==> run C <==
// gcd
module gcd (
    input  logic        clk_i,
    input  logic        rst_i,
    input  logic        start_i,
    input  logic [31:0] a_i,
    input  logic [31:0] b_i,
    output logic        busy_o,
    output logic        valid_o,
    output logic [31:0] result_o
);
==> flow/config.mk <==
export PLATFORM = sky130hd
export DESIGN_NAME = gcd
export DESIGN_NICKNAME = gcd
export VERILOG_FILES = /design/flow/design.v
export SDC_FILE = /design/flow/constraint.sdc
export NUM_CORES = 4
export LEC_CHECK = 0
export ABC_AREA = 0
export CAP_MARGIN = 30
export CELL_PAD_IN_SITES_DETAIL_PLACEMENT = 2
export CELL_PAD_IN_SITES_GLOBAL_PLACEMENT = 2
export CORE_ASPECT_RATIO = 1.06
export CORE_MARGIN = 8
export CORE_UTILIZATION = 33
export CTS_CLUSTER_DIAMETER = 248
export CTS_CLUSTER_SIZE = 76
export GPL_ROUTABILITY_DRIVEN = 0
export GPL_TIMING_DRIVEN = 1
export MAX_ROUTING_LAYER = met5
export MIN_ROUTING_LAYER = met1
export PLACE_DENSITY_LB_ADDON = 0.01
export SLEW_MARGIN = 10
export TNS_END_PERCENT = 10
==> flow/constraint.sdc <==
create_clock -name core_clock -period 2.89 [get_ports {clk_i}]
set_input_delay 0.5780 -clock core_clock [delete_from_list [all_inputs] [get_ports {clk_i}]]
set_output_delay 0.5780 -clock core_clock [all_outputs]
set_load 0.01 [all_outputs]
run.sh (not shown) runs the stock make flow with config.mk's settings and CLKGATE_MAP_FILE=.
==> run K (differences from run C) <==
Settings changed: ABC_AREA 0 to unset, CAP_MARGIN 30 to 20, CELL_PAD_IN_SITES_DETAIL_PLACEMENT 2 to unset, CELL_PAD_IN_SITES_GLOBAL_PLACEMENT 2 to unset, CORE_ASPECT_RATIO 1.06 to unset, CORE_MARGIN 8 to 2, CORE_UTILIZATION 33 to 72, CTS_CLUSTER_DIAMETER 248 to 26, CTS_CLUSTER_SIZE 76 to unset, GPL_ROUTABILITY_DRIVEN 0 to unset, GPL_TIMING_DRIVEN 1 to unset, MAX_ROUTING_LAYER met5 to unset, MIN_ROUTING_LAYER met1 to unset, PLACE_DENSITY_LB_ADDON 0.01 to 0.26, SLEW_MARGIN 10 to 20, TNS_END_PERCENT 10 to unset.
==> flow/constraint.sdc (replaced) <==
create_clock -name core_clock -period 3.96 [get_ports {clk_i}]
set_input_delay 0.7920 -clock core_clock [delete_from_list [all_inputs] [get_ports {clk_i}]]
set_output_delay 0.7920 -clock core_clock [all_outputs]
set_load 0.01 [all_outputs]
==> run B (differences from run C) <==
Settings changed: CAP_MARGIN 30 to 0, CELL_PAD_IN_SITES_DETAIL_PLACEMENT 2 to 0, CELL_PAD_IN_SITES_GLOBAL_PLACEMENT 2 to 0, CORE_ASPECT_RATIO 1.06 to 0.5, CORE_UTILIZATION 33 to 32, CTS_CLUSTER_DIAMETER 248 to 309, CTS_CLUSTER_SIZE 76 to 98, GPL_ROUTABILITY_DRIVEN 0 to unset, GPL_TIMING_DRIVEN 1 to unset, MAX_ROUTING_LAYER met5 to unset, SLEW_MARGIN 10 to 20, TNS_END_PERCENT 10 to 5.
==> flow/constraint.sdc (replaced) <==
create_clock -name core_clock -period 8.45 [get_ports {clk_i}]
set_input_delay 1.6900 -clock core_clock [delete_from_list [all_inputs] [get_ports {clk_i}]]
set_output_delay 1.6900 -clock core_clock [all_outputs]
set_load 0.01 [all_outputs]
==> results_slide.txt <==
Physical Implementation Snapshot

Layout
  • Final cell count without fillers: 1485

STA
  • Final WS setup: -311 ps
  • # setup viols final: 34

Run status
  • Violated Checks: negative setup slack
  • Status: complete, but fails checks

Setup path
  • Critical path's slowest cell: or4_4
  • Worst-case reg-to-reg path depth: 16
Source of the figures above: run K

==> results_slide.txt <==
Physical Implementation Snapshot

Run status
  • Violated Checks: negative setup slack
  • Status: complete, but fails checks

STA
  • # setup viols final: ~100
  • Final WS setup: -1400 ps

Setup path
  • Critical path's slowest cell: or4_4

Floorplanning
  • Rows: 64
Source of the figures above: run C

==> results_slide.txt <==
Physical Implementation Snapshot

Setup path
  • Critical path's slowest cell: dfrtp_1

STA
  • # setup viols final: 0
  • Final WS setup: 3270 ps

Run status
  • Status: timing/DRC/antenna clean
Source of the figures above: run B

